== amber ==
// conv_mac
module conv_mac (
    input         clk,
    input         rst,           
    input         in_valid,
    input  [31:0] OperandA,      
    input  [31:0] OperandB,      
    input  [7:0]  kernel_size,
    output        out_valid,
    output [31:0] result
);
Size: about 5,800 cells after synthesis, about 110 I/O pins.
export LEC_CHECK = 0
export CAP_MARGIN = 20
export CELL_PAD_IN_SITES_GLOBAL_PLACEMENT = 2
export CORE_MARGIN = 8
export CORE_UTILIZATION = 40
export HOLD_SLACK_MARGIN = 0.18
export SLEW_MARGIN = 20
create_clock -name core_clock -period 44.0 [get_ports {clk}]
run.sh (not shown) runs the stock make flow with config.mk's settings and CLKGATE_MAP_FILE=.
diff inputs: amber => yarrow
- HOLD_SLACK_MARGIN: 0.18 -> unset
- CORE_MARGIN: 8 -> 2
- CELL_PAD_IN_SITES_GLOBAL_PLACEMENT: 2 -> unset
Results
- yarrow ends up with a total die area that is 6.9% lower than in amber.
- In yarrow the clock-pin transition on the worst setup and hold timing paths turned out 0.03 ns lower than in amber.
- Later-pin clock latency in the skew report in yarrow vs amber: down 0.04 ns
- Sort amber and yarrow by portion of the clock cycle consumed by the worst path in the final layout, ascending, and amber comes first.
- On global routing met2 resource utilization: between amber and yarrow, it ends up higher for amber.
- Design area shrinks slightly when moving from amber to yarrow.
- Sum of met2 wire segment lengths after detailed routing: amber and yarrow compared, higher one is amber
- Density: yarrow sparser than amber
### yarrow -> willow
- CTS_CLUSTER_SIZE: unset -> 100
- TNS_END_PERCENT: unset -> 5
- CORE_ASPECT_RATIO: unset -> 0.52
- CORE_UTILIZATION: 40 -> 49
- CTS_CLUSTER_DIAMETER: unset -> 320
- CAP_MARGIN: 20 -> 0
- ABC_AREA: unset -> 1
Results
Compare willow and yarrow | global-route usage higher: willow
willow: count of distinct cell types in the synthesized netlist 44% below yarrow
Buffering overhead ends up lower on yarrow.
Higher share of the cycle needed by the critical path after routing among willow and yarrow: yarrow
Register-to-register slack, willow and yarrow, lower one = willow.
--- input diff willow..nickel ---
- swapping 49 for 56 in CORE_UTILIZATION
- putting PLACE_DENSITY_LB_ADDON at 0.29 where nothing was set
- swapping 0.52 for 1.57 in CORE_ASPECT_RATIO
Findings:
- Between willow and nickel, non-clock buffer count decreased.
- Die size, willow and nickel, lower one = nickel.
- In nickel, the headroom to the max-slew limit came out 13 points above the value in willow.
- met1 as the global-route layer with the greatest usage was reported by willow, and met2 by nickel.
- Higher largest stage delay on the critical path among willow and nickel: willow
- Delta(number of detailed-routing iterations run before antenna repair, nickel - willow) < 0
- nickel — hold slack 0.012 ns lower, willow as reference


Starting RTL as in the previous note.
Design conv_mac, start of the top module:
module conv_mac (
    input         clk,
    input         rst,           
    input         in_valid,
    input  [31:0] OperandA,      
    input  [31:0] OperandB,      
    input  [7:0]  kernel_size,
    output        out_valid,
    output [31:0] result
);
clock: 43.3 ns
lec_check: 0
abc_area: 1
cap_margin: 20
core_margin: 2
core_utilization: 40
slew_margin: 0
tns_end_percent: 40
The first run completed with no timing, DRC or antenna violations.
Rerun with:
ABC_AREA = unset   (was 1)
CORE_UTILIZATION = 66   (was 40)
CTS_CLUSTER_SIZE = 60   (was unset)
SLEW_MARGIN = 20   (was 0)
TNS_END_PERCENT = unset   (was 40)
clock period = 37.4 ns   (was 43.3 ns; I/O delays follow)
Result:
- cell area went up by 0.63%
- synthesized cell count went down by 20%
- sequential cell count stays the same
- count of clock-buffer cells in the layout went down by 1
- via count went up by 1.3%
- final cell count went down by 21%
- area after synthesis went down by 3.6%
- global-route usage went up by 21 points
- hold slack gets worse by 35 ps
Rerun with:
ABC_AREA = 1   (was unset)
CORE_UTILIZATION = 72   (was 66)
CTS_CLUSTER_DIAMETER = 215   (was unset)
PLACE_DENSITY = 0.35   (was unset)
SETUP_SLACK_MARGIN = 2.44   (was unset)
=>
- Now the flow failed in 5_1_grt on GRT-0232
- die area goes down by 4.9%
- synthesized area goes up by 3.7%
- synthesized cell count goes up by 25%
Rerun with:
CORE_UTILIZATION = 45   (was 72)
CTS_CLUSTER_DIAMETER = unset   (was 215)
CTS_CLUSTER_SIZE = unset   (was 60)
PLACE_DENSITY = unset   (was 0.35)
SETUP_SLACK_MARGIN = unset   (was 2.44)
clock period = 33.0 ns   (was 37.4 ns; I/O delays follow)
=> The new run finished with negative setup slack left; synthesized cell count is unchanged; die size increases by well over a third; area after synthesis is unchanged.


## before
The RTL this note starts from:
==> flow/design.v <==
module floating_Mult(
    input               clk, 
    input               rst,
    input       [31:0]  OperandA,
    input       [31:0]  OperandB,
    input               in_valid,
    output              zero_exponent,  
    output              Exception,  
    output              NaN,  
    output reg          out_valid,
    output reg  [31:0]  out
);
    reg sign_out;
    reg normalize;  
    reg [7:0] Exponent_out;
    reg [22:0] Mantissa_out;
    reg [23:0] OperandA_reg, OperandB_reg;  
    reg [47:0] Mantissa_product;
    localparam BIAS = 127;
    always @(*) begin
        out = 32'b0;
        out_valid = 1'b0;
        sign_out = 1'b0;
        normalize = 1'b0;
        Exponent_out = 8'b0;
        Mantissa_out = 23'b0;
        OperandA_reg = 24'b0;
        OperandB_reg = 24'b0;
        Mantissa_product = 48'b0;
        if(~rst) begin
            out = 32'b0;
            out_valid = 1'b0;
        end
        else if(in_valid) begin 
            sign_out = OperandA[31] ^ OperandB[31];
       		OperandA_reg = (|OperandA[30:23]) ? {1'b1, OperandA[22:0]} : {1'b0, OperandA[22:0]};
            OperandB_reg = (|OperandB[30:23]) ? {1'b1, OperandB[22:0]} : {1'b0, OperandB[22:0]};
            Mantissa_product = OperandA_reg * OperandB_reg;
            normalize = Mantissa_product[47];  
            if(~normalize && ~zero_exponent) begin
      			Mantissa_product = Mantissa_product << 1 ;
      			Mantissa_out = Mantissa_product[46:24] + Mantissa_product[23] ;  
      			normalize = Mantissa_product[47];
      			Exponent_out = (OperandA[30:23] + OperandB[30:23] - BIAS);
    		end
  			else begin
  				Mantissa_out = Mantissa_product [46:24];  
  				Exponent_out = (OperandA[30:23] + OperandB[30:23] - BIAS) + normalize;
  			end
            if (zero_exponent) begin
                out = 32'b0;
                out_valid = 1'b1;
            end
            else if(NaN) begin
                out = {sign_out,8'b1111_1111, 23'b111_1111_1111_1111_1111_1111};
                out_valid = 1'b1;
            end
            else if(Exception) begin
                out = {sign_out,8'b1111_1111,23'b0};
                out_valid = 1'b1;
            end
            else if (normalize) begin
                out = {sign_out, Exponent_out, Mantissa_out};
                out_valid = 1'b1;
            end
        end
        else begin  
            out = 32'b0;
            out_valid = 1'b0;
        end
    end
    assign Exception = ( ( (&OperandA[30:23]) && (OperandA[22:0] == 0) )   || ( (&OperandB[30:23]) && (OperandB[22:0] == 0) ) ) ? 1'b1 : 1'b0;
    assign zero_exponent = ((OperandA[30:23] == 0) | (OperandB[30:23] == 0)) ? 1'b1 : 1'b0;
    assign NaN =( ( (OperandA[30:23] == 8'b1111_1111) && (OperandA [22:0] != 23'b0) ) || ( (OperandB[30:23] == 8'b1111_1111) && (OperandB [22:0] != 23'b0) ) ) ? 1 : 0; 
endmodule
module Adder(
    input               clk,
    input               rst,
    input       [31:0]  OperandA,
    input       [31:0]  OperandB,
    input               in_valid,
    output              Exception,  
    output              zero_exponent,
    output              NaN,
    output reg out_valid,
output reg [31:0] out
    );
reg signA;
reg [23:0] mantissaA;
reg [7:0] expA;
reg signB;
reg [23:0] mantissaB;
reg [7:0] expB, expB_new;
reg [24:0] mantissa_sum;
reg [23:0] mantissaB_shift;
reg sign_out;
reg [7:0] exp_out;
reg [22:0] mantissa_out;
reg [8:0] Diff_exponent;  
integer norm_i;
always @(*) begin
    out = 32'b0;
    out_valid = 1'b0;
    expB_new = 8'b0;
    mantissa_sum = 25'b0;
    mantissaB_shift = 24'b0;
    sign_out = 1'b0;
    exp_out = 8'b0;
    mantissa_out = 23'b0;
    Diff_exponent = 9'b0;
    signA = OperandA [31];
    expA = OperandA [30:23];
    mantissaA = (|OperandA[30:23]) ? {1'b1, OperandA[22:0]} : {1'b0, OperandA[22:0]};
    signB = OperandB [31];
    expB = OperandB [30:23];
    mantissaB = (|OperandB[30:23]) ? {1'b1, OperandB[22:0]} : {1'b0, OperandB[22:0]};
    if (~rst) begin
        out = 32'b0;
        out_valid = 1'b0;
    end
    else if(in_valid) begin
       if (expA < expB) begin
            {signA, expA, mantissaA, signB, expB, mantissaB} = {signB, expB, mantissaB, signA, expA, mantissaA};
        end
        Diff_exponent = expA - expB ;
        expB_new = expB + Diff_exponent ;
        mantissaB_shift = (Diff_exponent > 0) ? mantissaB >> Diff_exponent : mantissaB ;
        exp_out = expA;
        if(signA == signB) begin
            mantissa_sum = mantissaA + mantissaB_shift;
            sign_out = signA;
        end
        else begin
        if(mantissaA >= mantissaB_shift) begin
            mantissa_sum = mantissaA - mantissaB_shift;
            sign_out = signA;
        end
        else begin
            mantissa_sum = mantissaB_shift - mantissaA;
            sign_out = signB ;
        end
        end
        if(mantissa_sum[24]) begin
            mantissa_sum = mantissa_sum >> 1;  
            exp_out = exp_out + 1 ;
        end 
        for (norm_i = 0; norm_i < 24; norm_i = norm_i + 1)
            if (~ mantissa_sum[23] & (|mantissa_sum) )
            begin
            mantissa_sum = mantissa_sum << 1;
            exp_out = exp_out - 1;
            end
        mantissa_out = mantissa_sum[22:0];
         if(NaN) begin
            out = {sign_out,8'b1111_1111, 23'b111_1111_1111_1111_1111_1111};
            out_valid = 1'b1;
        end
        else if(Exception) begin
            out = {sign_out,8'b1111_1111,23'b0};
            out_valid = 1'b1;
        end
        else begin
            out = {sign_out, exp_out, mantissa_out};
            out_valid = 1'b1;
        end
    end
    else begin
        out_valid = 1'b0;
    end
end
assign NaN =( ( (OperandA[30:23] == 8'b1111_1111) && (OperandA [22:0] != 23'b0) ) || ( (OperandB[30:23] == 8'b1111_1111) && (OperandB [22:0] != 23'b0) ) ) ? 1 : 0;
assign Exception = ( ( (&OperandA[30:23]) && (OperandA[22:0] == 0) )   || ( (&OperandB[30:23]) && (OperandB[22:0] == 0) ) ) ? 1'b1 : 1'b0;
endmodule 
module Accumulator(
    input               clk, 
    input               rst,
    input    [31:0]     IN1,
    input               in_valid,
    input [7:0]         kernel_size,
    output reg [31:0]   Accumulator,
    output reg              output_valid
    );
wire [31:0] out;
wire [15:0] counter_tmp;
reg  [15:0] counter ;
assign counter_tmp = kernel_size*kernel_size;
always @(posedge clk or negedge rst) begin
    if(~rst) begin
        Accumulator <= 0;
        output_valid <= 0;
        counter <= 0;
    end
    else if (in_valid) begin
      counter <= counter + 1 ;
        if (counter == counter_tmp-1)
          begin
            counter <= 0;
            output_valid <= 1;
            Accumulator <= (counter == 0) ? IN1 : out;  
          end
        else if (counter == 0)begin
          Accumulator <= IN1;  
          output_valid <= 0;
        end
       else
         begin
        Accumulator <= out;
        output_valid <= 0;
         end
    end
    else begin
      Accumulator <= Accumulator;  
      output_valid <= 0;
      end
end
        Adder add_inst(
            .clk(clk),
            .rst(rst),
            .OperandA(IN1),
            .OperandB(Accumulator),
            .in_valid(in_valid),
            .Exception(),
            .zero_exponent(),
            .NaN(),
            .out_valid(),
            .out(out)
        );
endmodule 
module conv_mac (
    input         clk,
    input         rst,           
    input         in_valid,
    input  [31:0] OperandA,      
    input  [31:0] OperandB,      
    input  [7:0]  kernel_size,
    output        out_valid,
    output [31:0] result
);
wire        acc_en;
wire [31:0] mult_result;
floating_Mult multiplier(
    .clk(clk),
    .rst(rst),
    .OperandA(OperandA),
    .OperandB(OperandB),
    .in_valid(in_valid),
    .zero_exponent(),
    .Exception(),
    .NaN(),
    .out_valid(acc_en),
    .out(mult_result)
);
Accumulator accumulator(
    .clk(clk),
    .rst(rst),
    .IN1(mult_result),
    .in_valid(acc_en),
    .Accumulator(result),
    .output_valid(out_valid),
    .kernel_size(kernel_size)
);
endmodule
make LEC_CHECK=0 ABC_AREA=1 CAP_MARGIN=0 CORE_ASPECT_RATIO=1.57 CORE_MARGIN=2 CORE_UTILIZATION=49 CTS_CLUSTER_DIAMETER=320 CTS_CLUSTER_SIZE=100 HOLD_SLACK_MARGIN=0.3 PLACE_DENSITY_LB_ADDON=0.29 SLEW_MARGIN=20 TNS_END_PERCENT=5 finish   # period 44.0 ns
before completed every stage of the flow, and the final layout passed the timing, design-rule and antenna checks.
> inputs changed (before -> after)
Settings: clearing CTS_CLUSTER_DIAMETER, which used to be 320; clearing CORE_ASPECT_RATIO, which used to be 1.57; clearing ABC_AREA, which used to be 1; clearing HOLD_SLACK_MARGIN, which used to be 0.3; swapping 49 for 10 in CORE_UTILIZATION; swapping 0 for 20 in CAP_MARGIN; clearing TNS_END_PERCENT, which used to be 5; clearing CTS_CLUSTER_SIZE, which used to be 100; clearing PLACE_DENSITY_LB_ADDON, which used to be 0.29; swapping 44.0 for 52.4 in the clock period (ns, I/O delays scaled along).
Results
- Critical path data required time in after is 8430 ps above before.
- Between before and after, the flow reports critical path depth decreasing by more than a quarter.
- In terms of clock-pin transition on the worst setup and hold timing paths, before and after differ only marginally.
